--- config.mk ---
export PLATFORM = sky130hd
export DESIGN_NAME = ELA
export DESIGN_NICKNAME = ELA
export VERILOG_FILES = /design/flow/design.v
export SDC_FILE = /design/flow/constraint.sdc
export NUM_CORES = 4
export LEC_CHECK = 0
export CAP_MARGIN = 20
export CORE_MARGIN = 2
export CORE_UTILIZATION = 72
export CTS_CLUSTER_SIZE = 42
export SLEW_MARGIN = 20
--- constraint.sdc ---
create_clock -name core_clock -period 4.57 [get_ports {clk}]
set_input_delay 0.9140 -clock core_clock [delete_from_list [all_inputs] [get_ports {clk}]]
set_output_delay 0.9140 -clock core_clock [all_outputs]
set_load 0.01 [all_outputs]
--- design.v ---
`timescale 1ns/10ps
module ELA(clk, rst, ready, in_data, data_rd, req, wen, addr, data_wr, done);
	input					clk;
	input					rst;
	input					ready;
	input			[7:0]	in_data;
	input			[7:0]	data_rd;
	output	reg				req;
	output	reg				wen;
	output	reg		[12:0]	addr;
	output	reg		[7:0]	data_wr;
	output	reg				done;
reg					[7:0]	S_buffer	[127:0];
reg					[7:0]	L_buffer	[2:0];
reg					[8:0]	result;
reg					[2:0]	control;
reg					[7:0]	timer_s;
wire				[8:0]	d11;
wire				[8:0]	d22;
wire				[8:0]	d33;
wire				[7:0]	d1;
wire				[7:0]	d2;
wire				[7:0]	d3;
assign 				d11 = (L_buffer[2] - S_buffer[0]);
assign				d22 = (L_buffer[1] - S_buffer[1]);
assign				d33 = (L_buffer[0] - S_buffer[2]);
assign 				d1 = d11[8] ? -d11[7:0] : d11[7:0];
assign				d2 = d22[8] ? -d22[7:0] : d22[7:0];
assign				d3 = d33[8] ? -d33[7:0] : d33[7:0];
reg					[1:0]	min;
reg         		[2:0]	state;
reg         		[2:0]	next_state;
parameter   		Rowf      	= 3'd0;
parameter   		comp      	= 3'd1;
parameter   		read       	= 3'd2;
parameter   		fish       	= 3'd3;
parameter   		stop        = 3'd4;
integer 			i;
always @(posedge clk or posedge rst)
begin
	if (rst)
	begin
		timer_s <= 8'd0;
	end
	else if ((control == 3'd0 && timer_s == 8'd130) || (control == 3'd1 && timer_s == 8'd131) ||(control == 3'd2 && timer_s == 8'd128) || control == 3'd4)
	begin
		timer_s <= 8'd0;
	end
	else
	begin
		timer_s <= timer_s + 8'd1;
	end
end
always @(posedge clk or posedge rst)
begin
	if (rst)
	begin
		req <= 1'd0;
	end
	else if (timer_s == 8'd0 && !(control == 3'd2) && !(control == 3'd4))
	begin
		req <= 1'd1;
	end
	else
	begin
		req <= 1'd0;
	end
end
always @(posedge clk)
begin
	if (rst)
	begin
	end
	else if ((control == 3'd0 && timer_s >= 8'd129) || (control == 3'd1 && timer_s == 8'd0) || (control == 3'd2 && timer_s == 8'd128))
	begin
	end
	else if (control == 3'd2)
	begin
		S_buffer[0] <= S_buffer[127];
		for(i=1; i<128; i=i+1)
		begin
			S_buffer[i] <= S_buffer[i-1];
		end
	end
	else if (timer_s <= 8'd128)
	begin
		S_buffer[0] <= in_data;
		for(i=1; i<128; i=i+1)
		begin
			S_buffer[i] <= S_buffer[i-1];
		end
	end
end
always @(posedge clk or posedge rst) 
begin
	if (rst) 
	begin
		L_buffer[0] <= 8'd0;
		L_buffer[2] <= 8'd0;
		L_buffer[1] <= 8'd0;
	end
	else if ((control == 3'd0 && timer_s >= 8'd129) || (control == 3'd1 && timer_s == 8'd0) || (control == 3'd2 && timer_s == 8'd128))
	begin
		L_buffer[0] <= L_buffer[0];
		L_buffer[2] <= L_buffer[2];
		L_buffer[1] <= L_buffer[1];
	end
	else if (control == 3'd2)
	begin
		L_buffer[0] <= L_buffer[2];
		L_buffer[2] <= L_buffer[1];
		L_buffer[1] <= L_buffer[0];
	end
	else if (timer_s <= 8'd128)
	begin
		L_buffer[0] <= S_buffer[127];
		L_buffer[2] <= L_buffer[1];
		L_buffer[1] <= L_buffer[0];
	end
end
always @(*)
begin
	if (timer_s == 8'd3)
	begin
		min = 2'd2;
	end
	else if ((d1 == d3) && (d2 == d3))
	begin
		min = 2'd0;
	end
	else if (d1 <= d3)
	begin
		if (d2 <= d1)
		begin
			min = 2'd2;
		end
		else 
		begin
			min = 2'd1;
		end
	end
	else 
	begin
		if (d2 <= d3)
		begin
			min = 2'd2;
		end
		else 
		begin
			min = 2'd3;
		end
	end
end
always @(posedge clk or posedge rst)
begin
	if (rst) 
	begin
		result <= 9'd0;
	end
	else if (control == 3'd1)
	begin
		if (timer_s == 8'd130)
		begin
			result <= ((S_buffer[0] + L_buffer[0]) >> 1);
		end
		else
		begin
			case(min)
			2'd0: result <= ((S_buffer[0] + (S_buffer[1] * 2) + S_buffer[2] + L_buffer[0] + (L_buffer[1] * 2) + L_buffer[2]) / 8);
			2'd1: result <= ((S_buffer[0] + L_buffer[2]) >> 1);
			2'd2: result <= ((S_buffer[1] + L_buffer[1]) >> 1);
			2'd3: result <= ((S_buffer[2] + L_buffer[0]) >> 1);
			endcase
		end
	end
end
always @(posedge clk or posedge rst)
 begin
	if (rst) 
	begin
		wen <= 1'd0;
	end
	else if (control == 3'd3 || control == 3'd4)
	begin
		wen <= 1'd0;
	end
	else
	begin
		wen <= 1'd1;
	end
end
always @(posedge clk or posedge rst) 
begin
	if (rst) 
	begin
		addr <= 13'd0;
	end
	else if((control == 3'd0 && timer_s <= 8'd2) || (control == 3'd1 && timer_s <= 8'd4) || control == 3'd4)
	begin
		addr <= addr;
	end
	else 
	begin
		addr <= addr + 13'd1;	
	end
end
always @(posedge clk or posedge rst) 
begin
	if (rst) 
	begin
		data_wr <= 8'd0;
	end
	else if (control == 3'd0)
	begin
		data_wr <= S_buffer[0];
	end
	else if (control == 3'd1)
	begin
		data_wr <= result;
	end
	else
	begin
		data_wr <= S_buffer[127];
	end
end
always @(posedge clk or posedge rst) 
begin
	if (rst) 
	begin
		done <= 1'd0;
	end
	else if (control == 3'd3) 
	begin
		done <= 1'd1;
	end
end
always @(posedge clk or posedge rst)
begin
    if (rst)	state <= stop;
    else 		state <= next_state;
end
always @(*) 
begin
    case(state)
    	stop:
    	begin
    		if(ready == 1'b0) next_state = stop;
    		else              next_state = Rowf;
    	end
    	Rowf :
    	begin
    		if(timer_s == 8'd130) next_state = comp;
    		else                 next_state = Rowf;
    	end
    	comp :
    	begin
    		if(timer_s == 8'd131) next_state = read;
    		else                 next_state = comp;
    	end
    	read :
    	begin
    		if(addr == 13'd8062)      next_state = fish;
    		else if(timer_s == 8'd128)next_state = comp;
    		else                     next_state = read;
    	end
    	fish : next_state = fish;
    	default : next_state = stop;
    endcase
end
always @(*) 
begin
    case(state)
    	Rowf : control = 3'd0;
    	comp : control = 3'd1;
    	read : control = 3'd2;
    	fish : control = 3'd3;
    	stop : control = 3'd4;
    	default : control = 3'd4;
    endcase
end
endmodule
--- run.sh ---
#!/bin/bash
# the make line also repeats each setting of config.mk as NAME=value (left out here)
make -C /OpenROAD-flow-scripts/flow DESIGN_CONFIG=/design/flow/config.mk WORK_HOME=/design/flow/orfs CLKGATE_MAP_FILE= finish
==> run summary, run 1 <==
Hold-fix buffers, CTS: 0
Log Error: [ERROR DPL-0033] detailed placement checks failed during check placement.
status: stopped before the end
post-synthesis cell type count: 83
placed wire-length estimate: 40500 µm
IO Port Bufs: 34
syn nets: 2049
area reported by Yosys stat: 0.0386 mm²
CTS buffer count: 99
Multiplexer share: 0.879%
area fraction in compound gates: 3.68%
Max clock buf depth: 3
Post-synth seq share: 84.2%
post-synth top area share: 79.7%
Synth top cells by count: edfxtp_1, ha_1, inv_1
Post-synth EDFFs: 1024
IO Count: 43
placed cells: 2740
die area: 0.0554 mm²
Yosys Warn Count: 3
Die Wd: 235 µm
yosys stat cell total: 1896
Post-Syn Area: 0.0386 mm²
CTS H-Tree Depth: 3
dominant cell type by area after synthesis: edfxtp_1
Synth Flop Type: edfxtp_1
Die Height: 235 µm
Synth area leaders: edfxtp_1, dfrtp_1, ha_1, fa_1, xnor2_1
XOR Share, Synth: 1.95%
Rows: 84
cell count after synthesis: 1896
stage reached: 5_1_grt
syn avg cell area: 20.3 µm²
Clock Tree Root: clkbuf_16
Core Util at FP: 73.1%
and+or+nand+nor area frac: 3.13%
yosys adder share: 5.09%
FF+latch count, synth: 1093
core area: 0.0528 mm²
count leader, synth: edfxtp_1
Placer Congestion: 0.949
Synth logic family: adder cells
clk sinks: 1093
Synth async-reset ratio: 6.31%
## per-stage QoR
| stage | cell area (µm²) | setup slack [ps] | hold WS [ps] |
|---|---|---|---|
| after detailed placement | 41000 | -167 | 405 |
| after CTS | 44700 | -185 | 378 |
| after global placement | 41000 | -128 | 403 |
| after floorplan | 38600 | -4760 | 400 |
## timing repair
item                       4_1_cts
pin swaps                       37
setup endpoints to repair        8
buffers inserted                24
resized                         69
==> inputs of run 2 (changes only) <==
ABC_AREA = 0   (was default)
CAP_MARGIN = 10   (was 20)
CELL_PAD_IN_SITES_DETAIL_PLACEMENT = 2   (was default)
CORE_MARGIN = 8   (was 2)
CORE_UTILIZATION = 38   (was 72)
CTS_CLUSTER_SIZE = 43   (was 42)
GPL_ROUTABILITY_DRIVEN = 0   (was default)
HOLD_SLACK_MARGIN = 0.2   (was default)
MAX_ROUTING_LAYER = met4   (was default)
MIN_ROUTING_LAYER = met1   (was default)
SETUP_SLACK_MARGIN = 0.5   (was default)
TNS_END_PERCENT = 5   (was default)
clock period = 10.0 ns   (was 4.57 ns; I/O delays follow)
==> run summary, run 2 <==
final worst path period share: 63.6%
Flop area: 0.0325 mm²
utilization after layout: 44.0%
Pwr top: sequential cells
Worst Setup EP: result[3]
status: complete, no violations
P_sw: 2.31 mW
syn avg cell area: 20.3 µm²
IO Count: 43
placed wire-length estimate: 58100 µm
Synth top cells by count: edfxtp_1, ha_1, inv_1
clock latency on the worst-skew pair: 690 ps
worst setup path start: S_buffer[0][0]
Initial DRT Pass Iterations: 5
Worst EP required: 10540 ps
Post-synth seq share: 84.2%
Lkg Pwr: 13.6 nW
Slew @ Worst Pin: 1140 ps
number of global-route vias before repair: 19.3k
Reg2Reg Setup Slack: 3640 ps
area reported by Yosys stat: 0.0386 mm²
count leader, synth: edfxtp_1
WP buf/inv: 0
Slew Limit Fails: 0
R2R depth: 20
Post-synth EDFFs: 1024
Final Critical Period: 6360 ps
hold path depth: 0
RSZ-0062 raised after global routing: no
total power: 10.2 mW
sw frac: 22.7%
Post-Syn Area: 0.0386 mm²
CP endpoint kind: flip-flop
post-synthesis cell type count: 83
syn nets: 2049
worst vdd ir: 0.163 mV
Final setup viols: 0
post-CTS sizing: 0
Synth Flop Type: edfxtp_1
FF-to-FF End: result[3]
Worst Hold Endpoint: S_buffer[108][0]
Setup Fix Bufs, Post-CTS: 0
Logic pwr share: 5.8%
total number of vias: 17.2k
GR Overflow Total: 0
CTS buffer count: 111
yosys stat cell total: 1896
clk sinks: 1093
achievable frequency: 0.157 GHz
Yosys Warn Count: 3
Vias/cell: 4.92
antenna-violating nets left: 0
Synth async-reset ratio: 6.31%
FILL cells: 9377
post-synth top area share: 79.7%
reg2reg start: S_buffer[0][0]
Post-Route WL: 94000 µm
CTS tree: built
core area: 0.101 mm²
Seq pwr share: 50.8%
routed len/inst: 26.9 µm
P_comb: 0.588 mW
Synth area leaders: edfxtp_1, dfrtp_1, ha_1, fa_1, xnor2_1
Die Height: 335 µm
Hold Startpoint: S_buffer[107][0]
data arrival time of the worst path: 6900 ps
setup TNS: 0 ps
Max clock buf depth: 3
final clock skew: 51.0 ps
and+or+nand+nor area frac: 3.13%
P_int: 7.85 mW
max-cap violation count: 0
crit-path cells: ha_1 > fa_1 > nand2b_4 > a211oi_1 > o21ai_0 > a31oi_1 > nand2b_1 > o21ai_0 > xor2_1 > xnor2_1 > ha_1 > nand3_1 > nor2_1 > a22o_1 > a31oi_1 > nand2_1 > or3_1 > mux2_4 > a221oi_1 > o21ai_1
cell count after synthesis: 1896
Top delay family on crit path: AND-OR/OR-AND gates
Final Hold Viols: 0
CP Launch Type: flip-flop
DR DRC count: 0
Clock Tree Root: clkbuf_16
Synth logic family: adder cells
Hold-fix buffers, CTS: 0
Worst Hold Class: reg2reg
starting DRC count in detailed routing: 1402
sequential power: 5.16 mW
yosys adder share: 5.09%
Area Overhead vs Synth: 15.6%
warning total across the stage logs: 77
Critical Setup Path Class: reg2reg
dominant cell type by area after synthesis: edfxtp_1
Die Wd: 335 µm
Total GRT Usage: 17.1%
CP max FO: 7
Rows: 117
max_slew headroom: 23.2%
initial antenna violation count: 2
max incr delay on CP: 550 ps
placed cells: 3286
IO Port Bufs: 34
Combinational Area: 0.00569 mm²
XOR Share, Synth: 1.95%
global-route wire length before repair: 137000 µm
non-filler cells, final: 3497
pwr/cell area: 228 mW/mm²
largest net degree at the start of global routing: 199
FF+latch count, synth: 1093
Slowest cell on crit path: or3_1
Core Util at FP: 38.1%
CTS H-Tree Depth: 3
Nets: 2185
Multiplexer share: 0.879%
die area: 0.112 mm²
area fraction in compound gates: 3.68%
Clock group: 4.41 mW
WP depth: 20
CTS clk-pin slew, worst paths: 70 ps
clock share of power: 43.4%
==> run 2: final cells by class <==
type / instances / share of cell area, %
antenna: 2 / 0.0112
inverter: 81 / 0.690
multi-input combinational: 696 / 12.8
timing repair buffer: 49 / 1.23
sequential: 1093 / 72.8
tap: 1368 / 3.84
clock inverter: 70 / 1.95
clock buffer: 138 / 6.67
==> run 2: layer usage <==
layer | wire (µm) | vias to the layer above | global-route usage (%)
li1 | - | 7536 | -
met1 | 35900 | 9100 | 19.3
met2 | 52400 | 424 | 31.7
met3 | 3320 | 158 | 2.68
met4 | 2390 | 0 | 4.53
met5 | 0 | - | -
==> run 2: through the flow <==
stage | area (µm²) | hold WS (ps) | worst slack (ps)
3_3_place_gp | 40700 | 400 | 4280
3_5_place_dp | 40700 | 405 | 3860
4_1_cts | 44500 | 377 | 3770
2_1_floorplan | 38600 | 400 | -405
5_1_grt | 44600 | 382 | 3600
6_report | 44600 | 375 | 3640
==> inputs of run 3 (changes only) <==
ABC_AREA = default   (was 0)
CAP_MARGIN = 20   (was 10)
CELL_PAD_IN_SITES_DETAIL_PLACEMENT = default   (was 2)
CORE_MARGIN = 2   (was 8)
CORE_UTILIZATION = 70   (was 38)
CTS_CLUSTER_SIZE = 40   (was 43)
GPL_ROUTABILITY_DRIVEN = default   (was 0)
HOLD_SLACK_MARGIN = default   (was 0.2)
MAX_ROUTING_LAYER = default   (was met4)
MIN_ROUTING_LAYER = default   (was met1)
SETUP_SLACK_MARGIN = default   (was 0.5)
TNS_END_PERCENT = default   (was 5)
clock period = 4.09 ns   (was 10.0 ns; I/O delays follow)
==> run summary, run 3 <==
status: complete, but fails checks
layout violations: negative setup slack
Flop area: 0.0325 mm²
number of global-route vias before repair: 19.8k
Core Util at FP: 70.4%
starting DRC count in detailed routing: 2942
achievable frequency: 0.199 GHz
Synth logic family: adder cells
core area: 0.0548 mm²
WP depth: 17
Final Hold Viols: 0
placed wire-length estimate: 38300 µm
Hold Startpoint: S_buffer[57][6]
Rows: 86
Clock Tree Root: clkbuf_16
die area: 0.0570 mm²
met2 Use GR: 50.7%
total number of vias: 19.9k
Clock group: 9.69 mW
Nets: 2376
largest net degree at the start of global routing: 120
CTS clk-pin slew, worst paths: 90 ps
syn avg cell area: 20.3 µm²
RSZ-0062 raised after global routing: yes
setup TNS: -6280 ps
final clock skew: 64.0 ps
Global Route met1 Usage: 41.9%
Synth async-reset ratio: 6.31%
Pwr top: sequential cells
sequential power: 12.6 mW
Final Critical Period: 5020 ps
P_int: 18.4 mW
clock share of power: 39.6%
antenna-violating nets left: 0
Worst Hold Endpoint: S_buffer[58][6]
GR Overflow Total: 0
GR met3 Demand/Resource: 10.4%
DR DRC count: 0
Max clock buf depth: 3
Worst EP required: 4690 ps
Seq pwr share: 51.5%
syn nets: 2049
sw frac: 24.8%
XOR Share, Synth: 1.95%
Initial DRT Pass Iterations: 11
worst vdd ir: 0.811 mV
initial antenna violation count: 10
dpl ws: -689 ps
CTS H-Tree Depth: 3
Logic pwr share: 8.9%
area reported by Yosys stat: 0.0386 mm²
FILL cells: 2275
CP endpoint kind: flip-flop
Slowest cell on crit path: fa_1
FF-to-FF End: result[7]
Post-Route WL: 95200 µm
IO Count: 43
Synth top cells by count: edfxtp_1, ha_1, inv_1
Slew Limit Fails: 0
WP buf/inv: 2
yosys stat cell total: 1896
clock latency on the worst-skew pair: 720 ps
P_comb: 2.18 mW
Synth area leaders: edfxtp_1, dfrtp_1, ha_1, fa_1, xnor2_1
dominant cell type by area after synthesis: edfxtp_1
Total GRT Usage: 32.5%
pwr/cell area: 539 mW/mm²
routed len/inst: 31.6 µm
Top delay family on crit path: adder cells
area fraction in compound gates: 3.68%
max incr delay on CP: 560 ps
Post-synth EDFFs: 1024
Critical Setup Path Class: reg2reg
count leader, synth: edfxtp_1
reg2reg start: S_buffer[2][2]
data arrival time of the worst path: 5620 ps
Reg2Reg Setup Slack: -930 ps
global-route wire length before repair: 131000 µm
Synth Flop Type: edfxtp_1
Combinational Area: 0.00632 mm²
Vias/cell: 6.60
P_sw: 6.07 mW
CP max FO: 3
clk sinks: 1093
FF+latch count, synth: 1093
Worst Hold Class: reg2reg
warning total across the stage logs: 82
yosys adder share: 5.09%
Die Wd: 239 µm
CTS buffer count: 99
Post-Syn Area: 0.0386 mm²
CTS tree: built
max-cap violation count: 0
grt peak-use layer: met2
Multiplexer share: 0.879%
crit-path cells: buf_4 > fa_2 > fa_1 > fa_1 > nand4b_1 > fa_2 > inv_1 > a21oi_1 > o21ai_2 > a21oi_1 > nor2_2 > o21ai_1 > nand2b_1 > a21oi_2 > xnor2_1 > nor3_1 > o41ai_2
max_slew headroom: 30.4%
utilization after layout: 82.9%
cell count after synthesis: 1896
IO Port Bufs: 34
PnR worst setup slack: -933 ps
post-synthesis cell type count: 83
Post-synth seq share: 84.2%
Yosys Warn Count: 3
Placer Congestion: 0.906
Worst Setup EP: result[7]
Area Overhead vs Synth: 17.6%
CP Launch Type: flip-flop
worst setup path start: S_buffer[2][2]
Slew @ Worst Pin: 1030 ps
and+or+nand+nor area frac: 3.13%
R2R depth: 17
Final setup viols: 8
Lkg Pwr: 14.4 nW
hold path depth: 0
Die Height: 239 µm
final worst path period share: 123%
post-synth top area share: 79.7%
-- run 3: stage by stage --
stage          total power [mW]  instances  cell area [µm²]  hold WS [ps]
6_report                   24.4       3011            45400           399
5_1_grt                    24.9       3009            45400           408
4_1_cts                    23.9       2996            44900           407
3_5_place_dp               14.4       2801            41400           405
3_3_place_gp               14.3       2801            41400           401
2_1_floorplan              13.8       1896            38700           400
-- run 3: timing repair --
action / 4_1_cts / 5_1_grt
resized: 42 / 64
setup buffers: 13 / 12
hold buffers: 0 / 0
endpoints found under the setup margin: 8 / 8
pin swaps: 22 / 34
-- run 3: area by class of cell --
class                   instances  share of cell area [%]
flip-flops and latches       1093                    71.6
clock inverters                58                    1.29
repair buffers                252                    4.81
inverters                      81                   0.678
clock buffers                 124                    5.78
diodes                          3                  0.0165
well taps                     704                    1.94
multi-input cells             696                    13.9
-- run 3: routing by layer --
| metal | up-vias | share of wire [%] |
|---|---|---|
| li1 | 7900 | - |
| met1 | 9772 | 35 |
| met2 | 1622 | 47 |
| met3 | 575 | 11 |
| met4 | 12 | 7.0 |
| met5 | - | 0.16 |
==> inputs of run 4 (changes only) <==
ABC_AREA = 1   (was default)
CAP_MARGIN = 0   (was 20)
CORE_UTILIZATION = 72   (was 70)
CTS_CLUSTER_SIZE = 36   (was 40)
SETUP_SLACK_MARGIN = 0.5   (was default)
clock period = 5.93 ns   (was 4.09 ns; I/O delays follow)
==> run summary, run 4 <==
area fraction in compound gates: 2.68%
CTS clk-pin slew, worst paths: 90 ps
Critical Setup Path Class: reg2reg
status: complete, no violations
CP max FO: 15
Total GRT Usage: 32.8%
hold path depth: 0
FILL cells: 2189
Hold-fix buffers, CTS: 0
dominant cell type by area after synthesis: edfxtp_1
RSZ-0062 raised after global routing: no
core area: 0.0529 mm²
Core Util at FP: 73.2%
post-synth top area share: 79.5%
Die Wd: 236 µm
Worst Setup EP: result[0]
WP buf/inv: 3
P_sw: 4.64 mW
Post-Syn Area: 0.0387 mm²
Synth async-reset ratio: 6.31%
Worst Hold Endpoint: S_buffer[103][5]
reg2reg start: L_buffer[1][0]
non-filler cells, final: 3016
Reg2Reg Setup Slack: 820 ps
IO Port Bufs: 34
and+or+nand+nor area frac: 4.87%
Synth top cells by count: edfxtp_1, nand2_1, inv_1
placed cells: 2828
Post-Route WL: 88400 µm
Worst EP required: 6500 ps
GR Overflow Total: 0
IO Count: 43
Lkg Pwr: 16.2 nW
Synth Flop Type: edfxtp_1
clk sinks: 1093
placed wire-length estimate: 39300 µm
Slowest cell on crit path: dfrtp_1
final hold slack: 386 ps
final worst path period share: 86.2%
WP depth: 23
DR DRC count: 0
Crit path top cell by count: nand2_1
Flop area: 0.0325 mm²
Slew @ Worst Pin: 1130 ps
post-CTS sizing: 0
Seq pwr share: 51.6%
clock share of power: 38.1%
antenna-violating nets left: 0
total number of vias: 19.4k
Combinational Area: 0.00535 mm²
yosys stat cell total: 2105
number of global-route vias before repair: 19.6k
Final setup viols: 0
achievable frequency: 0.196 GHz
yosys adder share: 5.07%
clock latency on the worst-skew pair: 690 ps
initial antenna violation count: 7
Vias/cell: 6.44
Synth area leaders: edfxtp_1, dfrtp_1, ha_1, nand2_1, fa_1
cell count after synthesis: 2105
CTS buffer count: 99
die area: 0.0556 mm²
sw frac: 26.2%
Area Overhead vs Synth: 12.1%
crit-path cells: inv_1 > ha_1 > fa_1 > inv_1 > nand3_2 > a21oi_1 > nor2_1 > nand2_1 > nand2_1 > o21ai_0 > xor2_1 > ha_1 > inv_1 > a21oi_1 > nand4_1 > nor2_2 > nor2_2 > nand3_2 > nand2_4 > or2_0 > nand3_1 > nand2_1 > nand2_1
setup TNS: 0 ps
worst setup path start: L_buffer[1][0]
max incr delay on CP: 570 ps
Pwr top: sequential cells
Logic pwr share: 10.2%
area reported by Yosys stat: 0.0387 mm²
Clock Tree Root: clkbuf_16
worst vdd ir: 0.520 mV
Placer Congestion: 0.905
Setup Fix Bufs, Post-CTS: 0
FF-to-FF End: result[0]
Clock group: 6.75 mW
CP endpoint kind: flip-flop
R2R depth: 23
CP Launch Type: flip-flop
P_comb: 1.81 mW
Final Hold Viols: 0
CTS tree: built
routed len/inst: 29.3 µm
FF+latch count, synth: 1093
Multiplexer share: 0%
count leader, synth: edfxtp_1
Post-synth seq share: 83.9%
warning total across the stage logs: 73
max-cap violation count: 0
pwr/cell area: 408 mW/mm²
data arrival time of the worst path: 5680 ps
starting DRC count in detailed routing: 3061
Yosys Warn Count: 3
P_int: 13.1 mW
Final Critical Period: 5110 ps
Slew Limit Fails: 0
global-route wire length before repair: 130000 µm
Die Height: 236 µm
sequential power: 9.13 mW
CTS H-Tree Depth: 3
largest net degree at the start of global routing: 197
Rows: 84
Worst Hold Class: reg2reg
syn nets: 2258
XOR Share, Synth: 1.15%
Initial DRT Pass Iterations: 8
Post-synth EDFFs: 1024
final clock skew: 43.6 ps
max_slew headroom: 24.5%
post-synthesis cell type count: 51
Synth logic family: adder cells
syn avg cell area: 18.4 µm²
Nets: 2394
Top delay family on crit path: simple AND/OR/NAND/NOR gates
Hold Startpoint: S_buffer[102][5]
Max clock buf depth: 3
-- run 4: through the flow --
step / setup WS, ps / power, mW / instance area (µm²) / util, %
after floorplan: -10940 / 10.4 / 38700 / -
after global placement: 1390 / 10.7 / 40100 / 75.8
after detailed placement: 1320 / 10.8 / 40100 / 75.8
after CTS: 927 / 17.6 / 43400 / 82.0
after global routing: 602 / 18.1 / 43400 / 82.0
final: 818 / 17.7 / 43400 / 82.0
-- run 4: final cells by class --
cell class	count	share of cell area, %
Clock inverter	69	1.49
Clock buffer	116	6.10
Multi-Input combinational cell	784	12.3
Tap cell	688	1.98
Inverter	211	1.83
Antenna cell	3	0.0173
Timing Repair Buffer	52	1.38
Sequential cell	1093	74.9
-- run 4: metal layers --
metal | vias up | global-route usage, % | part of all wire [%]
met5 | - | 0 | 0.10
met2 | 1526 | 50.2 | 47
met4 | 8 | 16.3 | 6.0
met3 | 430 | 9.95 | 11
met1 | 9532 | 43.8 | 36
li1 | 7941 | - | -
==> inputs of run 5 (changes only) <==
ABC_AREA = 0   (was 1)
CELL_PAD_IN_SITES_DETAIL_PLACEMENT = 0   (was default)
CTS_CLUSTER_DIAMETER = 229   (was default)
CTS_CLUSTER_SIZE = 42   (was 36)
GPL_ROUTABILITY_DRIVEN = 1   (was default)
MAX_ROUTING_LAYER = met4   (was default)
PLACE_DENSITY = 0.36   (was default)
SETUP_SLACK_MARGIN = 0.87   (was 0.5)
SLEW_MARGIN = 0   (was 20)
clock period = 3.51 ns   (was 5.93 ns; I/O delays follow)
==> run summary, run 5 <==
Rows: 84
Core Util at FP: 73.1%
Synth top cells by count: edfxtp_1, ha_1, inv_1
Die Height: 235 µm
FF+latch count, synth: 1093
Post-synth seq share: 84.2%
stage reached: 4_1_cts
IO Count: 43
XOR Share, Synth: 1.95%
Post-synth EDFFs: 1024
Synth Flop Type: edfxtp_1
dominant cell type by area after synthesis: edfxtp_1
Yosys Warn Count: 3
IO Port Bufs: 34
count leader, synth: edfxtp_1
status: stopped before the end
area fraction in compound gates: 3.68%
placed wire-length estimate: 47000 µm
Synth async-reset ratio: 6.31%
syn avg cell area: 20.3 µm²
syn nets: 2049
post-synthesis cell type count: 83
yosys adder share: 5.09%
yosys stat cell total: 1896
Post-Syn Area: 0.0386 mm²
Placed Instance Area: 0.0419 mm²
area reported by Yosys stat: 0.0386 mm²
die area: 0.0554 mm²
Multiplexer share: 0.879%
post-synth top area share: 79.7%
and+or+nand+nor area frac: 3.13%
core area: 0.0528 mm²
Die Wd: 235 µm
Log Error: [ERROR DPL-0033] detailed placement checks failed during check placement.
Placer Congestion: 0.972
Synth area leaders: edfxtp_1, dfrtp_1, ha_1, fa_1, xnor2_1
Synth logic family: adder cells
cell count after synthesis: 1896
## run 5: stage by stage
stage	setup slack, ps	cells	power (mW)	hold WS [ps]
after floorplan	-5820	1896	16.1	400
after global placement	-1150	2834	16.8	400
after detailed placement	-1320	2834	16.9	405
==> inputs of run 6 (changes only) <==
ABC_AREA = default   (was 0)
CAP_MARGIN = 15   (was 0)
CELL_PAD_IN_SITES_DETAIL_PLACEMENT = 2   (was 0)
CORE_ASPECT_RATIO = 1.78   (was default)
CORE_UTILIZATION = 40   (was 72)
CTS_CLUSTER_DIAMETER = default   (was 229)
CTS_CLUSTER_SIZE = default   (was 42)
GPL_ROUTABILITY_DRIVEN = default   (was 1)
GPL_TIMING_DRIVEN = 0   (was default)
MAX_ROUTING_LAYER = default   (was met4)
MIN_ROUTING_LAYER = met2   (was default)
PLACE_DENSITY = default   (was 0.36)
SETUP_SLACK_MARGIN = -0.81   (was 0.87)
SLEW_MARGIN = 5   (was 0)
TNS_END_PERCENT = 90   (was default)
clock period = 10.0 ns   (was 3.51 ns; I/O delays follow)
==> run summary, run 6 <==
area fraction in compound gates: 3.68%
Post-synth EDFFs: 1024
starting DRC count in detailed routing: 3478
clk sinks: 1093
Nets: 2202
CP max FO: 10
Reg2Reg Setup Slack: 2970 ps
placed cells: 3180
DR DRC count: 0
Worst Hold Endpoint: S_buffer[93][7]
Vias/cell: 6.68
Combinational Area: 0.00568 mm²
final worst path period share: 70.3%
area reported by Yosys stat: 0.0386 mm²
Slew @ Worst Pin: 1210 ps
Die Wd: 237 µm
Post-synth seq share: 84.2%
sw frac: 23.3%
CP endpoint kind: flip-flop
CTS clk-pin slew, worst paths: 70 ps
Placed Instance Area: 0.0409 mm²
Slowest cell on crit path: a2bb2oi_1
Area Overhead vs Synth: 14.4%
final instance area: 0.0441 mm²
Slew Limit Fails: 0
RSZ-0062 raised after global routing: no
CTS buffer count: 99
final clock skew: 48.4 ps
total number of vias: 22.5k
clock share of power: 39.7%
syn nets: 2049
reg2reg start: L_buffer[1][1]
Synth logic family: adder cells
pwr/cell area: 217 mW/mm²
Yosys Warn Count: 3
Max clock buf depth: 3
GR Overflow Total: 0
status: complete, no violations
warning total across the stage logs: 70
core area: 0.0960 mm²
Die Height: 418 µm
Clock group: 3.81 mW
data arrival time of the worst path: 7600 ps
post-CTS sizing: 0
cell count after synthesis: 1896
max-cap violation count: 0
placed wire-length estimate: 58700 µm
routed len/inst: 27.4 µm
utilization after layout: 45.9%
Flop area: 0.0325 mm²
Core Util at FP: 40.2%
R2R depth: 21
Final setup viols: 0
antenna-violating nets left: 0
non-filler cells, final: 3368
crit-path cells: inv_1 > fa_1 > nand2b_1 > a21o_1 > a2bb2oi_1 > clkbuf_1 > a41oi_1 > xnor2_1 > xnor2_1 > ha_1 > nand3_1 > or2_2 > buf_1 > nor3_1 > mux2i_1 > nand4_1 > o211ai_1 > a21o_1 > nand3_1 > a2111oi_4 > o41ai_2
Clock Tree Root: clkbuf_16
hold path depth: 0
syn avg cell area: 20.3 µm²
Synth Flop Type: edfxtp_1
IO Count: 43
worst setup path start: L_buffer[1][1]
worst vdd ir: 0.171 mV
Synth top cells by count: edfxtp_1, ha_1, inv_1
CTS tree: built
and+or+nand+nor area frac: 3.13%
max_slew headroom: 18.4%
Seq pwr share: 53.7%
IO Port Bufs: 34
Lkg Pwr: 13.5 nW
Final Hold Viols: 0
P_comb: 0.631 mW
WP depth: 21
largest net degree at the start of global routing: 79
FF+latch count, synth: 1093
Hold Startpoint: S_buffer[92][7]
Placer Congestion: 0.890
Pwr top: sequential cells
dominant cell type by area after synthesis: edfxtp_1
Multiplexer share: 0.879%
FILL cells: 8622
FF-to-FF End: result[7]
Final Critical Period: 7030 ps
Hold-fix buffers, CTS: 0
max incr delay on CP: 750 ps
Worst Setup EP: result[7]
initial antenna violation count: 0
Post-Route WL: 92300 µm
Worst EP required: 10570 ps
CP Launch Type: flip-flop
Synth async-reset ratio: 6.31%
final hold slack: 396 ps
setup TNS: 0 ps
XOR Share, Synth: 1.95%
yosys adder share: 5.09%
CTS H-Tree Depth: 3
yosys stat cell total: 1896
global-route wire length before repair: 136000 µm
Post-Syn Area: 0.0386 mm²
WP buf/inv: 3
Critical Setup Path Class: reg2reg
Rows: 152
die area: 0.0990 mm²
Top delay family on crit path: AND-OR/OR-AND gates
clock latency on the worst-skew pair: 710 ps
Total GRT Usage: 28.3%
achievable frequency: 0.142 GHz
Setup Fix Bufs, Post-CTS: 0
Initial DRT Pass Iterations: 6
count leader, synth: edfxtp_1
post-synth top area share: 79.7%
number of global-route vias before repair: 28.0k
sequential power: 5.15 mW
Logic pwr share: 6.6%
Synth area leaders: edfxtp_1, dfrtp_1, ha_1, fa_1, xnor2_1
P_int: 7.35 mW
post-synthesis cell type count: 83
P_sw: 2.23 mW
Worst Hold Class: reg2reg
run 6: area by class of cell:
type	instances	area share [%]
timing repair buffer	52	1.86
clock inverter	58	1.22
tap	1232	3.49
antenna	3	0.0170
clock buffer	127	5.95
sequential	1093	73.6
buffer	26	0.267
multi-input combinational	696	12.9
inverter	81	0.698
run 6: layer usage:
metal / track usage (%) / wire (µm) / up-vias
met5: 3.53 / 204 / -
met4: 6.16 / 4820 / 6
met3: 34.1 / 34300 / 453
met2: 36.8 / 52900 / 6854
met1: - / 0 / 7683
li1: - / - / 7511
run 6: per-stage QoR:
step / power [mW] / worst slack, ps
2_1_floorplan: 5.64 / -405
3_3_place_gp: 5.84 / -3240
3_5_place_dp: 5.85 / 3250
4_1_cts: 9.68 / 3230
5_1_grt: 9.92 / 2520
6_report: 9.59 / 2970
==> inputs of run 7 (changes only) <==
CAP_MARGIN = 20   (was 15)
CELL_PAD_IN_SITES_DETAIL_PLACEMENT = default   (was 2)
CORE_ASPECT_RATIO = default   (was 1.78)
CORE_UTILIZATION = 66   (was 40)
CTS_CLUSTER_SIZE = 42   (was default)
GPL_TIMING_DRIVEN = default   (was 0)
MIN_ROUTING_LAYER = default   (was met2)
SETUP_SLACK_MARGIN = 0.95   (was -0.81)
SLEW_MARGIN = 20   (was 5)
TNS_END_PERCENT = default   (was 90)
clock period = 3.42 ns   (was 10.0 ns; I/O delays follow)
==> run summary, run 7 <==
status: stopped before the end
IO Count: 43
count leader, synth: edfxtp_1
Total GRT Usage: 66.5%
clk sinks: 1093
Die Height: 246 µm
XOR Share, Synth: 1.95%
and+or+nand+nor area frac: 3.13%
post-synth top area share: 79.7%
Synth logic family: adder cells
CTS H-Tree Depth: 3
Rows: 88
Log Error: [ERROR GRT-0232] Routing congestion too high. Check the congestion heatmap in the GUI.
dpl ws: -1290 ps
GR Overflow Total: 16
CTS buffer count: 102
Clock Tree Root: clkbuf_16
core area: 0.0577 mm²
post-synthesis cell type count: 83
Core Util at FP: 66.9%
syn nets: 2049
IO Port Bufs: 34
Synth area leaders: edfxtp_1, dfrtp_1, ha_1, fa_1, xnor2_1
Die Wd: 246 µm
Placed Instance Area: 0.0421 mm²
placed wire-length estimate: 38700 µm
Post-synth seq share: 84.2%
cell count after synthesis: 1896
Synth Flop Type: edfxtp_1
syn avg cell area: 20.3 µm²
Synth async-reset ratio: 6.31%
Post-Syn Area: 0.0386 mm²
yosys adder share: 5.09%
Placer Congestion: 0.985
area reported by Yosys stat: 0.0386 mm²
FF+latch count, synth: 1093
yosys stat cell total: 1896
Max clock buf depth: 3
area fraction in compound gates: 3.68%
Post-synth EDFFs: 1024
stage reached: 5_1_grt
die area: 0.0604 mm²
Synth top cells by count: edfxtp_1, ha_1, inv_1
Multiplexer share: 0.879%
dominant cell type by area after synthesis: edfxtp_1
Yosys Warn Count: 3
[run 7: metal layers]
layer,GRT overflow,GRT usage (%)
met4,9,53.8
met5,0,41.4
met3,2,57.8
met1,2,68.3
met2,3,79.5
[run 7: through the flow]
| stage | hold WS, ps | std cells | util, % |
|---|---|---|---|
| 4_1_cts | 406 | 3221 | 83.6 |
| 3_3_place_gp | 401 | 2916 | 72.9 |
| 2_1_floorplan | 400 | 1896 | - |
| 3_5_place_dp | 405 | 2916 | 72.9 |
[run 7: timing repair]
action                                  in CTS
pin swaps                                   17
gates cloned                                53
resized                                    153
hold buffers                                 0
setup buffers                               68
endpoints found under the setup margin    1060
==> inputs of run 8 (changes only) <==
CORE_UTILIZATION = 70   (was 66)
CTS_CLUSTER_SIZE = default   (was 42)
SETUP_SLACK_MARGIN = 0.87   (was 0.95)
==> run summary, run 8 <==
status: stopped before the end
stage reached: 5_1_grt
Log Error: [ERROR GRT-0232] Routing congestion too high. Check the congestion heatmap in the GUI.
IO Count: 43
Synth area leaders: edfxtp_1, dfrtp_1, ha_1, fa_1, xnor2_1
Die Height: 239 µm
post-synthesis cell type count: 83
cell count after synthesis: 1896
syn nets: 2049
area fraction in compound gates: 3.68%
Synth top cells by count: edfxtp_1, ha_1, inv_1
placed wire-length estimate: 38300 µm
Placer Congestion: 0.923
Die Wd: 239 µm
post-synth top area share: 79.7%
clk sinks: 1093
Post-synth EDFFs: 1024
Post-Syn Area: 0.0386 mm²
count leader, synth: edfxtp_1
GR Overflow Total: 78
Placed Instance Area: 0.0416 mm²
die area: 0.0570 mm²
Rows: 86
Synth Flop Type: edfxtp_1
area reported by Yosys stat: 0.0386 mm²
CTS H-Tree Depth: 3
and+or+nand+nor area frac: 3.13%
dominant cell type by area after synthesis: edfxtp_1
IO Port Bufs: 34
yosys adder share: 5.09%
Post-synth seq share: 84.2%
Multiplexer share: 0.879%
dpl ws: -1260 ps
FF+latch count, synth: 1093
syn avg cell area: 20.3 µm²
Total GRT Usage: 65.6%
Yosys Warn Count: 3
XOR Share, Synth: 1.95%
yosys stat cell total: 1896
Synth logic family: adder cells
Synth async-reset ratio: 6.31%
Core Util at FP: 70.4%
CTS buffer count: 100
Clock Tree Root: clkbuf_16
Max clock buf depth: 3
core area: 0.0548 mm²
-- run 8: timing repair --
| item | 4_1_cts |
|---|---|
| gates resized | 122 |
| cloned | 34 |
| pin swaps | 41 |
| setup buffers | 65 |
| setup endpoints to repair | 1048 |
| hold buffers | 0 |
-- run 8: metrics by stage --
stage | std cells | total power [mW]
after floorplan | 1896 | 16.5
after global placement | 2822 | 17.1
after detailed placement | 2822 | 17.2
after CTS | 3105 | 29.1
-- run 8: per-layer routing --
| layer | overflow | GRT usage (%) |
|---|---|---|
| met4 | 30 | 53.7 |
| met2 | 34 | 81.4 |
| met1 | 9 | 69.1 |
| met3 | 4 | 51.6 |
| met5 | 1 | 34.7 |
==> inputs of run 9 (changes only) <==
CORE_UTILIZATION = 65   (was 70)
SETUP_SLACK_MARGIN = default   (was 0.87)
clock period = 4.35 ns   (was 3.42 ns; I/O delays follow)
==> run summary, run 9 <==
Placer Congestion: 0.900
layout violations: negative setup slack
Hold-fix buffers, CTS: 0
clock share of power: 39.3%
hold path depth: 0
Global Route met1 Usage: 34.2%
worst vdd ir: 0.568 mV
CP Launch Type: flip-flop
GR met3 Demand/Resource: 4.39%
Die Wd: 248 µm
non-filler cells, final: 3076
antenna-violating nets left: 0
final clock skew: 39.0 ps
Post-synth EDFFs: 1024
largest net degree at the start of global routing: 91
starting DRC count in detailed routing: 1215
FILL cells: 3095
Worst Setup EP: result[4]
Post-Route WL: 69000 µm
count leader, synth: edfxtp_1
Die Height: 248 µm
max-cap violation count: 0
die area: 0.0613 mm²
FF+latch count, synth: 1093
core area: 0.0588 mm²
FF-to-FF End: result[4]
CP endpoint kind: flip-flop
Antenna diodes: 0
achievable frequency: 0.217 GHz
Placed Instance Area: 0.0415 mm²
total number of vias: 17.3k
data arrival time of the worst path: 5130 ps
sw frac: 22.4%
GR Overflow Total: 0
Final Hold Viols: 0
Post-synth seq share: 84.2%
warning total across the stage logs: 71
Top delay family on crit path: AND-OR/OR-AND gates
Worst Hold Class: reg2reg
XOR Share, Synth: 1.95%
pwr/cell area: 494 mW/mm²
Worst EP required: 4870 ps
Slew Limit Fails: 0
Nets: 2372
global-route wire length before repair: 105000 µm
WP depth: 23
area reported by Yosys stat: 0.0386 mm²
dpl ws: -339 ps
syn nets: 2049
RSZ-0062 raised after global routing: yes
Slowest cell on crit path: edfxtp_1
R2R depth: 23
Final setup viols: 8
sequential power: 11.8 mW
P_comb: 1.78 mW
CTS tree: built
WP buf/inv: 3
CP max FO: 4
reg2reg start: S_buffer[0][0]
and+or+nand+nor area frac: 3.13%
Multiplexer share: 0.879%
CTS buffer count: 101
utilization after layout: 77.0%
Synth area leaders: edfxtp_1, dfrtp_1, ha_1, fa_1, xnor2_1
Logic pwr share: 8.0%
worst setup path start: S_buffer[0][0]
Synth top cells by count: edfxtp_1, ha_1, inv_1
final instance area: 0.0453 mm²
Synth async-reset ratio: 6.31%
Vias/cell: 5.61
Seq pwr share: 52.8%
final hold slack: 408 ps
PnR worst setup slack: -258 ps
post-synthesis cell type count: 83
CTS H-Tree Depth: 3
Hold Startpoint: S_buffer[62][3]
DR DRC count: 0
Synth logic family: adder cells
clock latency on the worst-skew pair: 670 ps
Area Overhead vs Synth: 17.3%
Worst Hold Endpoint: S_buffer[63][3]
Post-Syn Area: 0.0386 mm²
Total GRT Usage: 23.2%
dominant cell type by area after synthesis: edfxtp_1
placed wire-length estimate: 36200 µm
met2 Use GR: 36.3%
Pwr top: sequential cells
Lkg Pwr: 14.4 nW
max_slew headroom: 27.5%
CTS clk-pin slew, worst paths: 70 ps
syn avg cell area: 20.3 µm²
post-synth top area share: 79.7%
IO Count: 43
Clock Tree Root: clkbuf_16
cell count after synthesis: 1896
Yosys Warn Count: 3
Clock group: 8.78 mW
Reg2Reg Setup Slack: -260 ps
crit-path cells: ha_4 > fa_2 > nand2b_4 > a211oi_4 > o21ai_2 > a21oi_2 > a31oi_1 > nand2b_1 > o21ai_2 > xor2_1 > xnor2_1 > buf_4 > ha_4 > buf_4 > a21oi_2 > a22o_1 > a31oi_2 > nand2_2 > or3_4 > mux2_4 > buf_12 > a221oi_4 > o21ai_1
Max clock buf depth: 3
initial antenna violation count: 0
final worst path period share: 106%
grt peak-use layer: met2
area fraction in compound gates: 3.68%
setup TNS: -1500 ps
number of global-route vias before repair: 17.9k
Core Util at FP: 65.6%
Critical Setup Path Class: reg2reg
status: complete, but fails checks
yosys adder share: 5.09%
yosys stat cell total: 1896
Slew @ Worst Pin: 1080 ps
Initial DRT Pass Iterations: 7
Synth Flop Type: edfxtp_1
clk sinks: 1093
placed cells: 2869
Rows: 89
P_sw: 5.01 mW
max incr delay on CP: 430 ps
routed len/inst: 22.4 µm
total power: 22.4 mW
Final Critical Period: 4610 ps
P_int: 17.3 mW
IO Port Bufs: 34
[run 9: layout make-up]
cell class,instances,area [µm²],area share [%]
Timing Repair Buffer,246,2160,4.78
Multi-Input combinational cell,696,6100,13.5
Clock inverter,55,528,1.17
Inverter,81,308,0.680
Sequential cell,1093,32500,71.8
Tap cell,773,967,2.14
Clock buffer,132,2720,6.00
[run 9: per-layer routing]
layer  part of all wire [%]  up-vias
met5                      0        -
met4                    2.7        0
met3                    4.9      124
met2                     48      440
met1                     45     8805
li1                       -     7898
[run 9: repair_timing]
item | CTS | global route
pin swaps | 20 | 35
buffers inserted | 12 | 9
gates resized | 27 | 44
endpoints found under the setup margin | 8 | 8
==> inputs of run 10 (changes only) <==
ABC_AREA = 1   (was default)
CELL_PAD_IN_SITES_GLOBAL_PLACEMENT = 2   (was default)
CORE_MARGIN = 9   (was 2)
CORE_UTILIZATION = 18   (was 65)
CTS_CLUSTER_SIZE = 49   (was default)
GPL_ROUTABILITY_DRIVEN = 0   (was default)
MIN_ROUTING_LAYER = met2   (was default)
PLACE_DENSITY = 0.52   (was default)
clock period = 9.03 ns   (was 4.35 ns; I/O delays follow)
==> run summary, run 10 <==
max incr delay on CP: 530 ps
CTS tree: built
syn avg cell area: 18.4 µm²
Synth async-reset ratio: 6.31%
area fraction in compound gates: 2.68%
Reg2Reg Setup Slack: 3810 ps
P_comb: 1.07 mW
Hold Startpoint: S_buffer[24][3]
Post-synth seq share: 83.9%
clock latency on the worst-skew pair: 740 ps
Synth area leaders: edfxtp_1, dfrtp_1, ha_1, nand2_1, fa_1
post-synth top area share: 79.5%
Slowest cell on crit path: nand3_2
Final setup viols: 0
Post-Route WL: 66200 µm
CTS clk-pin slew, worst paths: 60 ps
count leader, synth: edfxtp_1
Worst Hold Endpoint: S_buffer[25][3]
Logic pwr share: 9.4%
final clock skew: 60.6 ps
post-synthesis cell type count: 51
routed len/inst: 12.8 µm
Synth logic family: adder cells
final hold slack: 386 ps
placed wire-length estimate: 38700 µm
Lkg Pwr: 16.3 nW
DR DRC count: 0
utilization after layout: 21.7%
Nets: 2402
clk sinks: 1093
max_slew headroom: 27.2%
IO Count: 43
Post-Syn Area: 0.0387 mm²
sequential power: 5.94 mW
Seq pwr share: 52.1%
Crit path top cell by count: nand2_1
core area: 0.213 mm²
Pwr top: sequential cells
max-cap violation count: 0
reg2reg start: L_buffer[0][0]
antenna-violating nets left: 0
cell count after synthesis: 2105
total power: 11.4 mW
and+or+nand+nor area frac: 4.87%
CP Launch Type: flip-flop
yosys stat cell total: 2105
Clock group: 4.39 mW
Worst EP required: 9660 ps
achievable frequency: 0.192 GHz
CP endpoint kind: flip-flop
Multiplexer share: 0%
CP max FO: 15
WP depth: 24
global-route wire length before repair: 102000 µm
die area: 0.232 mm²
R2R depth: 24
Setup Fix Bufs, Post-CTS: 0
Die Wd: 482 µm
final instance area: 0.0462 mm²
Top delay family on crit path: simple AND/OR/NAND/NOR gates
status: complete, no violations
IO Port Bufs: 34
dominant cell type by area after synthesis: edfxtp_1
Slew Limit Fails: 0
syn nets: 2258
RSZ-0062 raised after global routing: no
Die Height: 482 µm
Worst Hold Class: reg2reg
number of global-route vias before repair: 26.7k
WP buf/inv: 3
XOR Share, Synth: 1.15%
Slew @ Worst Pin: 1090 ps
largest net degree at the start of global routing: 207
Placed Instance Area: 0.0427 mm²
Hold-fix buffers, CTS: 0
Final Critical Period: 5220 ps
Post-synth EDFFs: 1024
P_int: 8.61 mW
data arrival time of the worst path: 5850 ps
P_sw: 2.79 mW
starting DRC count in detailed routing: 1973
Critical Setup Path Class: reg2reg
Core Util at FP: 18.2%
area reported by Yosys stat: 0.0387 mm²
yosys adder share: 5.07%
clock share of power: 38.5%
Vias/cell: 4.28
non-filler cells, final: 5162
Yosys Warn Count: 3
pwr/cell area: 247 mW/mm²
Worst Setup EP: result[7]
initial antenna violation count: 0
placed cells: 4959
worst setup path start: L_buffer[0][0]
crit-path cells: inv_1 > ha_1 > fa_1 > inv_1 > nand3_1 > nand3_1 > nand2_1 > nor3_1 > nand3_1 > nand2_1 > xor2_1 > inv_1 > ha_1 > a21boi_2 > nand4_2 > nor2_2 > nor2_2 > nand3_2 > nand2_4 > nor2_1 > nor2_1 > nand2_1 > nand2_1 > nand2_1
FF-to-FF End: result[7]
Rows: 169
Final Hold Viols: 0
GR Overflow Total: 0
Area Overhead vs Synth: 19.3%
Synth Flop Type: edfxtp_1
sw frac: 24.5%
final worst path period share: 57.8%
Clock Tree Root: clkbuf_16
FF+latch count, synth: 1093
CTS H-Tree Depth: 3
post-CTS sizing: 0
hold path depth: 0
Initial DRT Pass Iterations: 5
Synth top cells by count: edfxtp_1, nand2_1, inv_1
warning total across the stage logs: 78
Max clock buf depth: 3
worst vdd ir: 0.153 mV
Total GRT Usage: 8.46%
total number of vias: 22.1k
CTS buffer count: 108
[run 10: metrics by stage]
stage	setup slack [ps]	setup TNS, ps
floorplan	-8300	-8500730
global placement	3810	0
detailed placement	3820	0
CTS	3820	0
global route	3210	0
finish	3810	0
[run 10: metal layers]
layer  routed length [µm]  track usage (%)  vias to the layer above
li1                     -                -                     7918
met1                    0                -                     8104
met2                33500             8.77                     5846
met3                30400             13.2                      195
met4                 2230             2.00                        6
met5                  184            0.580                        -
[run 10: final cells by class]
type	instances	area (µm²)
Sequential cell	1093	32500
Multi-Input combinational cell	784	5340
Inverter	211	792
Clock inverter	61	617
Clock buffer	138	2860
Antenna cell	3	7.51
Tap cell	2821	3530
Timing Repair Buffer	51	554
Fill cell	22200	167000
==> inputs of run 11 (changes only) <==
ABC_AREA = 0   (was 1)
CAP_MARGIN = 40   (was 20)
CELL_PAD_IN_SITES_DETAIL_PLACEMENT = 2   (was default)
CELL_PAD_IN_SITES_GLOBAL_PLACEMENT = default   (was 2)
CORE_UTILIZATION = 53   (was 18)
CTS_CLUSTER_DIAMETER = 229   (was default)
CTS_CLUSTER_SIZE = 77   (was 49)
GPL_TIMING_DRIVEN = 0   (was default)
HOLD_SLACK_MARGIN = -0.06   (was default)
MAX_ROUTING_LAYER = met4   (was default)
MIN_ROUTING_LAYER = default   (was met2)
PLACE_DENSITY = default   (was 0.52)
SETUP_SLACK_MARGIN = 0.54   (was default)
SLEW_MARGIN = 0   (was 20)
clock period = 5.09 ns   (was 9.03 ns; I/O delays follow)
==> run summary, run 11 <==
yosys adder share: 5.09%
Synth area leaders: edfxtp_1, dfrtp_1, ha_1, fa_1, xnor2_1
cell count after synthesis: 1896
post-synth top area share: 79.7%
Synth logic family: adder cells
post-synthesis cell type count: 83
stage reached: 3_5_place_dp
Synth top cells by count: edfxtp_1, ha_1, inv_1
Core Util at FP: 53.7%
Die Height: 288 µm
FF+latch count, synth: 1093
core area: 0.0719 mm²
XOR Share, Synth: 1.95%
area fraction in compound gates: 3.68%
Rows: 98
IO Count: 43
Post-Syn Area: 0.0386 mm²
count leader, synth: edfxtp_1
Synth Flop Type: edfxtp_1
syn avg cell area: 20.3 µm²
Die Wd: 288 µm
dominant cell type by area after synthesis: edfxtp_1
Post-synth EDFFs: 1024
and+or+nand+nor area frac: 3.13%
die area: 0.0828 mm²
syn nets: 2049
Post-synth seq share: 84.2%
IO Port Bufs: 34
Log Error: [ERROR DPL-0033] detailed placement checks failed during check placement.
Multiplexer share: 0.879%
area reported by Yosys stat: 0.0386 mm²
yosys stat cell total: 1896
Synth async-reset ratio: 6.31%
status: stopped before the end
Yosys Warn Count: 3
## run 11: stage by stage
stage | instances | setup WS, ps
after floorplan | 1896 | -4330
after global placement | 2880 | -7140
==> inputs of run 12 (changes only) <==
ABC_AREA = default   (was 0)
CAP_MARGIN = 20   (was 40)
CELL_PAD_IN_SITES_DETAIL_PLACEMENT = default   (was 2)
CORE_MARGIN = 2   (was 9)
CORE_UTILIZATION = 70   (was 53)
CTS_CLUSTER_DIAMETER = default   (was 229)
CTS_CLUSTER_SIZE = 41   (was 77)
GPL_ROUTABILITY_DRIVEN = default   (was 0)
GPL_TIMING_DRIVEN = default   (was 0)
HOLD_SLACK_MARGIN = default   (was -0.06)
MAX_ROUTING_LAYER = default   (was met4)
SETUP_SLACK_MARGIN = default   (was 0.54)
SLEW_MARGIN = 20   (was 0)
clock period = 4.51 ns   (was 5.09 ns; I/O delays follow)
==> run summary, run 12 <==
status: complete, but fails checks
layout violations: negative setup slack
Vias/cell: 6.04
CTS clk-pin slew, worst paths: 70 ps
CTS H-Tree Depth: 3
Post-synth EDFFs: 1024
Clock group: 8.75 mW
CP endpoint kind: flip-flop
CP Launch Type: flip-flop
GR Overflow Total: 0
Synth logic family: adder cells
Antenna diodes: 0
Final Critical Period: 4790 ps
Rows: 86
Pwr top: sequential cells
max-cap violation count: 0
Post-Route WL: 75500 µm
die area: 0.0570 mm²
Synth area leaders: edfxtp_1, dfrtp_1, ha_1, fa_1, xnor2_1
post-synth top area share: 79.7%
IO Count: 43
PnR worst setup slack: -283 ps
pwr/cell area: 486 mW/mm²
final worst path period share: 106%
largest net degree at the start of global routing: 100
CTS tree: built
area fraction in compound gates: 3.68%
dominant cell type by area after synthesis: edfxtp_1
CP max FO: 4
Max clock buf depth: 3
WP depth: 21
Top delay family on crit path: AND-OR/OR-AND gates
Slew @ Worst Pin: 945 ps
count leader, synth: edfxtp_1
Slowest cell on crit path: a2111oi_4
IO Port Bufs: 34
Synth top cells by count: edfxtp_1, ha_1, inv_1
Post-Syn Area: 0.0386 mm²
Reg2Reg Setup Slack: -280 ps
worst setup path start: S_buffer[1][1]
DR DRC count: 0
Multiplexer share: 0.879%
Final setup viols: 8
cell count after synthesis: 1896
core area: 0.0548 mm²
clock latency on the worst-skew pair: 670 ps
max incr delay on CP: 410 ps
Hold Startpoint: S_buffer[117][4]
worst vdd ir: 0.721 mV
initial antenna violation count: 1
setup TNS: -1580 ps
Logic pwr share: 7.4%
starting DRC count in detailed routing: 2043
area reported by Yosys stat: 0.0386 mm²
RSZ-0062 raised after global routing: yes
Seq pwr share: 52.4%
number of global-route vias before repair: 18.3k
R2R depth: 21
clk sinks: 1093
Worst Hold Endpoint: S_buffer[118][4]
Worst Hold Class: reg2reg
Core Util at FP: 70.4%
and+or+nand+nor area frac: 3.13%
syn avg cell area: 20.3 µm²
crit-path cells: buf_4 > inv_1 > ha_1 > nand2b_1 > a211oi_2 > o32a_2 > nand2_2 > a41oi_2 > xnor2_2 > xnor2_2 > ha_1 > nand3_1 > nor2_1 > and2_1 > mux2i_2 > nand4_1 > o211ai_1 > a21o_1 > nand3_1 > a2111oi_4 > o41ai_2
data arrival time of the worst path: 5280 ps
clock share of power: 40.3%
Synth async-reset ratio: 6.31%
global-route wire length before repair: 114000 µm
Worst EP required: 5000 ps
syn nets: 2049
P_sw: 4.97 mW
P_int: 16.8 mW
FF-to-FF End: result[7]
max_slew headroom: 37.0%
Initial DRT Pass Iterations: 6
P_comb: 1.60 mW
Slew Limit Fails: 0
yosys stat cell total: 1896
antenna-violating nets left: 0
Critical Setup Path Class: reg2reg
FF+latch count, synth: 1093
Synth Flop Type: edfxtp_1
dpl ws: -123 ps
routed len/inst: 25.6 µm
CTS buffer count: 99
sequential power: 11.4 mW
Post-synth seq share: 84.2%
Nets: 2314
WP buf/inv: 2
final clock skew: 44.0 ps
warning total across the stage logs: 71
yosys adder share: 5.09%
Worst Setup EP: result[7]
placed wire-length estimate: 35100 µm
hold path depth: 0
achievable frequency: 0.209 GHz
Die Height: 239 µm
Lkg Pwr: 14.1 nW
Placer Congestion: 0.928
Total GRT Usage: 27.2%
Yosys Warn Count: 3
sw frac: 22.9%
post-synthesis cell type count: 83
Area Overhead vs Synth: 15.9%
Clock Tree Root: clkbuf_16
Hold-fix buffers, CTS: 0
Final Hold Viols: 0
Die Wd: 239 µm
total number of vias: 17.8k
reg2reg start: S_buffer[1][1]
XOR Share, Synth: 1.95%
==> run 12: area by class of cell <==
class	instances	area, µm²
fillers	2408	10000
clock buffers	120	2600
clock inverters	61	714
repair buffers	190	1700
well taps	704	881
flip-flops and latches	1093	32500
inverters	81	308
multi-input cells	696	6050
==> run 12: stage by stage <==
stage / hold WS [ps] / instance area, µm² / instances / power, mW / utilization (%)
after floorplan: 400 / 38600 / 1896 / 12.5 / -
after global placement: 401 / 40900 / 2744 / 12.9 / 74.7
after detailed placement: 405 / 40900 / 2744 / 12.9 / 74.7
after CTS: 394 / 44500 / 2939 / 21.7 / 81.3
after global routing: 396 / 44700 / 2945 / 22.3 / 81.7
final: 384 / 44700 / 2945 / 21.7 / 81.7
==> run 12: repair_timing <==
action                     in CTS  in global routing
setup endpoints to repair       8                  8
pin swaps                      16                 24
setup buffers                  14                  6
resized                        35                 30
==> run 12: metal layers <==
layer / GRT usage (%) / up-vias / routed length, µm
met2: 42.6 / 820 / 36200
met3: 5.21 / 206 / 5200
met1: 39.5 / 8986 / 31400
met4: 9.45 / 2 / 2680
li1: - / 7782 / -
met5: 0 / - / 13
==> inputs of run 13 (changes only) <==
CAP_MARGIN = 15   (was 20)
CORE_UTILIZATION = 72   (was 70)
CTS_CLUSTER_DIAMETER = 28   (was default)
CTS_CLUSTER_SIZE = 36   (was 41)
PLACE_DENSITY = 0.63   (was default)
SETUP_SLACK_MARGIN = -0.55   (was default)
clock period = 5.93 ns   (was 4.51 ns; I/O delays follow)
==> run summary, run 13 <==
Core Util at FP: 73.1%
P_sw: 4.62 mW
die area: 0.0554 mm²
post-synthesis cell type count: 83
Seq pwr share: 45.1%
max_slew headroom: 24.4%
reg2reg start: S_buffer[1][0]
XOR Share, Synth: 1.95%
Synth Flop Type: edfxtp_1
CP max FO: 7
utilization after layout: 86.1%
cell count after synthesis: 1896
Post-Syn Area: 0.0386 mm²
Area Overhead vs Synth: 17.7%
clock share of power: 49.4%
Placer Congestion: 0.904
clock latency on the worst-skew pair: 750 ps
antenna-violating nets left: 0
GR Overflow Total: 0
Rows: 84
Yosys Warn Count: 3
PnR worst setup slack: -626 ps
CTS H-Tree Depth: 4
CP Launch Type: flip-flop
Max clock buf depth: 3
Worst Hold Class: reg2reg
hold path depth: 0
pwr/cell area: 424 mW/mm²
warning total across the stage logs: 74
IO Port Bufs: 34
status: complete, but fails checks
max incr delay on CP: 560 ps
Vias/cell: 6.56
largest net degree at the start of global routing: 126
Slowest cell on crit path: xor2_1
Synth area leaders: edfxtp_1, dfrtp_1, ha_1, fa_1, xnor2_1
P_comb: 1.05 mW
achievable frequency: 0.153 GHz
non-filler cells, final: 2917
Logic pwr share: 5.5%
dominant cell type by area after synthesis: edfxtp_1
syn avg cell area: 20.3 µm²
Setup Fix Bufs, Post-CTS: 0
Die Height: 235 µm
placed wire-length estimate: 35800 µm
Reg2Reg Setup Slack: -630 ps
Slew Limit Fails: 0
Antenna diodes: 0
syn nets: 2049
Nets: 2249
Hold-fix buffers, CTS: 0
count leader, synth: edfxtp_1
number of global-route vias before repair: 20.1k
placed cells: 2629
global-route wire length before repair: 128000 µm
Top delay family on crit path: AND-OR/OR-AND gates
Synth logic family: adder cells
final clock skew: 45.3 ps
total number of vias: 19.1k
Final setup viols: 8
Post-Route WL: 85300 µm
area reported by Yosys stat: 0.0386 mm²
Die Wd: 235 µm
sw frac: 24.0%
max-cap violation count: 0
FF-to-FF End: result[3]
Synth async-reset ratio: 6.31%
post-CTS sizing: 0
final worst path period share: 111%
routed len/inst: 29.2 µm
WP buf/inv: 1
Post-synth EDFFs: 1024
Initial DRT Pass Iterations: 9
Lkg Pwr: 14.4 nW
DR DRC count: 0
Post-synth seq share: 84.2%
FF+latch count, synth: 1093
Worst EP required: 6500 ps
post-synth top area share: 79.7%
Critical Setup Path Class: reg2reg
clk sinks: 1093
yosys stat cell total: 1896
core area: 0.0528 mm²
CTS tree: built
CTS buffer count: 153
CP endpoint kind: flip-flop
yosys adder share: 5.09%
initial antenna violation count: 2
Worst Hold Endpoint: S_buffer[64][3]
layout violations: negative setup slack
area fraction in compound gates: 3.68%
P_int: 14.6 mW
R2R depth: 19
CTS clk-pin slew, worst paths: 60 ps
WP depth: 19
IO Count: 43
worst setup path start: S_buffer[1][0]
FILL cells: 1953
Slew @ Worst Pin: 1130 ps
Synth top cells by count: edfxtp_1, ha_1, inv_1
Final Critical Period: 6560 ps
Clock group: 9.52 mW
Pwr top: the clock network
Final Hold Viols: 0
crit-path cells: ha_1 > fa_1 > nand2b_1 > a21oi_1 > xor2_1 > nor2_1 > a31oi_2 > xor2_2 > inv_1 > ha_1 > nand3_1 > nor2_1 > a22o_1 > a31oi_1 > nand2_1 > or3_1 > mux2_4 > a221oi_1 > o21ai_1
sequential power: 8.68 mW
Worst Setup EP: result[3]
starting DRC count in detailed routing: 2730
worst vdd ir: 0.526 mV
Total GRT Usage: 31.8%
Clock Tree Root: clkbuf_16
Hold Startpoint: S_buffer[63][3]
Multiplexer share: 0.879%
and+or+nand+nor area frac: 3.13%
data arrival time of the worst path: 7130 ps
==> run 13: per-stage QoR <==
stage / cell area, µm² / setup slack [ps] / setup TNS, ps / hold WS (ps) / power [mW]
final: 45400 / -626 / -3720 / 409 / 19.3
after global routing: 45400 / -511 / -2490 / 421 / 19.6
after CTS: 45400 / -137 / -487 / 413 / 19.2
after detailed placement: 40100 / 369 / 0 / 405 / 9.70
after global placement: 40100 / 390 / 0 / 400 / 9.66
after floorplan: 38600 / -3660 / -3749060 / 400 / 9.51
==> run 13: final cells by class <==
class	instances	area [µm²]	area share, %
timing repair buffer	71	793	1.75
sequential	1093	32500	71.5
tap	688	861	1.90
clock buffer	172	3970	8.75
inverter	81	308	0.678
multi-input combinational	696	5690	12.5
clock inverter	116	1310	2.88
==> run 13: layer usage <==
| metal | vias to the layer above | GRT usage, % | routed length, µm |
|---|---|---|---|
| met5 | - | 0 | 77 |
| met4 | 6 | 16.1 | 4860 |
| met3 | 446 | 9.57 | 8390 |
| met2 | 1523 | 49.5 | 40800 |
| met1 | 9440 | 41.7 | 31200 |
| li1 | 7725 | - | - |
Power is estimated from default activity; no workload was simulated.
